==> build 13: inputs <==
==> flow/design.v <==
module processor
(
	output reg w_en,
	output reg done,
	output reg [7:0] addr,
	output reg [31:0] data_out,
	input clk,
	input rst_n,
	input start,
	input [31:0] data_in
);
	parameter RESET = 3'd0;
	parameter READ_DATA = 3'd1;
	parameter READ_INSTRUCTON = 3'd2;
	parameter DELAY = 3'd3;
	parameter EXECUTE = 3'd4;
	parameter ADD = 3'd0;
	parameter SUB = 3'd1;
	parameter MUL = 3'd2;
	parameter TR = 3'd3;
	parameter DET = 3'd4;
	reg [2:0] cs,ns;
	reg [1:0] read_data_counter;
	reg [3:0] a11,a12,a21,a22,b11,b12,b21,b22;
	always@(posedge clk or negedge rst_n)begin
		if(~rst_n) cs <= RESET;
		else cs <= ns;
	end
	always@(*)begin
		case(cs)
			RESET : ns = (start & rst_n) ? READ_DATA : RESET;
			READ_DATA : ns = (read_data_counter == 2) ? READ_INSTRUCTON : READ_DATA;
			READ_INSTRUCTON : ns = DELAY;
			DELAY : ns = EXECUTE;
			EXECUTE : ns = RESET;
			default : ns = RESET;
		endcase
	end
	always@(posedge clk or negedge rst_n)begin
		if(~rst_n)begin
			done <= 0;
			w_en <= 0;
			addr <= 8'd255;
			data_out <= 0;
			read_data_counter <= 0;
			a11 <= 0;
			a12 <= 0;
			a21 <= 0; 
			a22 <= 0;
			b11 <= 0;
			b12 <= 0;
			b21 <= 0;
			b22 <= 0;	
		end
		else begin
			case(ns)
				RESET : begin
					done <= 0;
					w_en <= 0;
					addr <= 8'd255;
					data_out <= 0;
					read_data_counter <= 0;
					a11 <= 0;
					a12 <= 0;
					a21 <= 0; 
					a22 <= 0;
					b11 <= 0;
					b12 <= 0;
					b21 <= 0;
					b22 <= 0;
				end
				READ_DATA : begin
					done <= 0;
					w_en <= 0;
					addr <= 8'd255;
					data_out <= 0;
					read_data_counter <= read_data_counter + 1;
					a11 <= data_in[3:0];
					a12 <= data_in[7:4];
					a21 <= data_in[11:8]; 
					a22 <= data_in[15:12];
					b11 <= data_in[19:16];
					b12 <= data_in[23:20];
					b21 <= data_in[27:24];
					b22 <= data_in[31:28];
				end
				READ_INSTRUCTON : begin
					done <= 0;
					w_en <= 0;
					addr <= 0;
					data_out <= 0;
					read_data_counter <= 0;
					a11 <= a11;
					a12 <= a12;
					a21 <= a21; 
					a22 <= a22;
					b11 <= b11;
					b12 <= b12;
					b21 <= b21;
					b22 <= b22;
				end
				DELAY : begin
					done <= done;
					w_en <= w_en;
					addr <= addr;
					data_out <= 0;
					read_data_counter <= 0;
					a11 <= a11;
					a12 <= a12;
					a21 <= a21; 
					a22 <= a22;
					b11 <= b11;
					b12 <= b12;
					b21 <= b21;
					b22 <= b22;
				end
				EXECUTE : begin
					addr <= data_in[7:0];
					read_data_counter <= read_data_counter;
					a11 <= a11;
					a12 <= a12;
					a21 <= a21; 
					a22 <= a22;
					b11 <= b11;
					b12 <= b12;
					b21 <= b21;
					b22 <= b22;
					case(data_in[31:29])
						ADD : begin
							done <= 1;
							w_en <= 1;
							data_out [7:0] <= $signed(a11) + $signed(b11);
							data_out [15:8] <= $signed(a12) + $signed(b12);
							data_out [23:16] <= $signed(a21) + $signed(b21);
							data_out [31:24] <= $signed(a22) + $signed(b22);
						end
						SUB : begin
							done <= 1;
							w_en <= 1;
							data_out [7:0] <= $signed(a11) - $signed(b11);
							data_out [15:8] <= $signed(a12) - $signed(b12);
							data_out [23:16] <= $signed(a21) - $signed(b21);
							data_out [31:24] <= $signed(a22) - $signed(b22);
						end
						MUL : begin
							done <= 1;
							w_en <= 1;
							data_out [7:0] <= ($signed(a11) * $signed(b11)) + ($signed(a12) * $signed(b21));
							data_out [15:8] <= ($signed(a11) * $signed(b12)) + ($signed(a12) * $signed(b22));
							data_out [23:16] <= ($signed(a21) * $signed(b11)) + ($signed(a22) * $signed(b21));
							data_out [31:24] <= ($signed(a21) * $signed(b12)) + ($signed(a22) * $signed(b22));
						end
						TR : begin
							done <= 1;
							w_en <= 1;
							data_out [7:0] <= {a11[3],a11[3],a11[3],a11[3],a11};
							data_out [15:8] <= {a21[3],a21[3],a21[3],a21[3],a21};
							data_out [23:16] <= {a12[3],a12[3],a12[3],a12[3],a12};
							data_out [31:24] <= {a22[3],a22[3],a22[3],a22[3],a22};
						end
						DET : begin
							done <= 1;
							w_en <= 1;
							data_out <= ($signed(a11) * $signed(a22)) - ($signed(a12) * $signed(a21));
						end
						default : begin
							done <= 0;
							w_en <= 0;
						end
					endcase
				end
			endcase
		end
	end
endmodule
==> flow/run.sh <==
#!/bin/bash
# the make line also repeats each setting of config.mk as NAME=value (left out here)
make -C /OpenROAD-flow-scripts/flow DESIGN_CONFIG=/design/flow/config.mk WORK_HOME=/design/flow/orfs CLKGATE_MAP_FILE= finish
==> flow/config.mk <==
export PLATFORM = sky130hd
export DESIGN_NAME = processor
export DESIGN_NICKNAME = processor
export VERILOG_FILES = /design/flow/design.v
export SDC_FILE = /design/flow/constraint.sdc
export NUM_CORES = 4
export LEC_CHECK = 0
export ABC_AREA = 1
export CAP_MARGIN = 15
export CORE_MARGIN = 2
export CORE_UTILIZATION = 70
export CTS_CLUSTER_DIAMETER = 28
export SETUP_SLACK_MARGIN = -0.12
export SLEW_MARGIN = 20
==> flow/constraint.sdc <==
create_clock -name core_clock -period 4.01 [get_ports {clk}]
set_input_delay 0.8020 -clock core_clock [delete_from_list [all_inputs] [get_ports {clk}]]
set_output_delay 0.8020 -clock core_clock [all_outputs]
set_load 0.01 [all_outputs]
==> inputs of trial 91, as changes to build 13 <==
Settings changed: ABC_AREA 1 to not set, CAP_MARGIN 15 to 20, CORE_UTILIZATION 70 to 72, CTS_CLUSTER_SIZE set to 14, MAX_ROUTING_LAYER set to met4, PLACE_DENSITY_LB_ADDON set to 0.19, SETUP_SLACK_MARGIN -0.12 to 0.45.
==> flow/constraint.sdc (replaced) <==
create_clock -name core_clock -period 4.7 [get_ports {clk}]
set_input_delay 0.9400 -clock core_clock [delete_from_list [all_inputs] [get_ports {clk}]]
set_output_delay 0.9400 -clock core_clock [all_outputs]
set_load 0.01 [all_outputs]
==> inputs of build 28, as changes to build 13 <==
Settings changed: CAP_MARGIN 15 to 20, CORE_UTILIZATION 70 to 60, CTS_CLUSTER_DIAMETER 28 to 159, CTS_CLUSTER_SIZE set to 99, PLACE_DENSITY_LB_ADDON set to 0.16, SETUP_SLACK_MARGIN -0.12 to not set, TNS_END_PERCENT set to 20.
==> flow/constraint.sdc (replaced) <==
create_clock -name core_clock -period 5.02 [get_ports {clk}]
set_input_delay 1.0040 -clock core_clock [delete_from_list [all_inputs] [get_ports {clk}]]
set_output_delay 1.0040 -clock core_clock [all_outputs]
set_load 0.01 [all_outputs]
==> comparison table <==
quantity	build 28	trial 91	build 13
Core Rows	52	46	48
Biggest fanout along the worst timing path	9	6	7
Multi-input combinational area share	62.1%	63.5%	59.3%
Register clock-pin slew on the reported worst setup and hold paths	70 ps	90 ps	70 ps
Cells after DPL	2022	1609	2105
Outcome	complete, no violations	failed layout checks	failed layout checks
Layout check failures	-	setup timing	setup timing
Floorplan Nets	2010	1623	2010
Met3 Resource Use GR	7.24%	13.0%	10.9%
Worst R2R End	data_out[17]$_DFFE_PN0P_	data_out[11]$_DFFE_PN0P_	data_out[17]$_DFFE_PN0P_
Worst setup endpoint	data_out[17]$_DFFE_PN0P_	data_out[11]$_DFFE_PN0P_	data_out[17]$_DFFE_PN0P_
First-pass GRT wire length	58.0 mm	57.3 mm	62.7 mm
Area added between synthesis and finish	12.2%	20.4%	25.7%
Area share of and-or/or-and cells after synthesis	10.3%	12.7%	10.3%
Post-Place Worst Slack	284 ps	-95.5 ps	-513 ps
Min setup slack post-route	317 ps	-185 ps	-817 ps
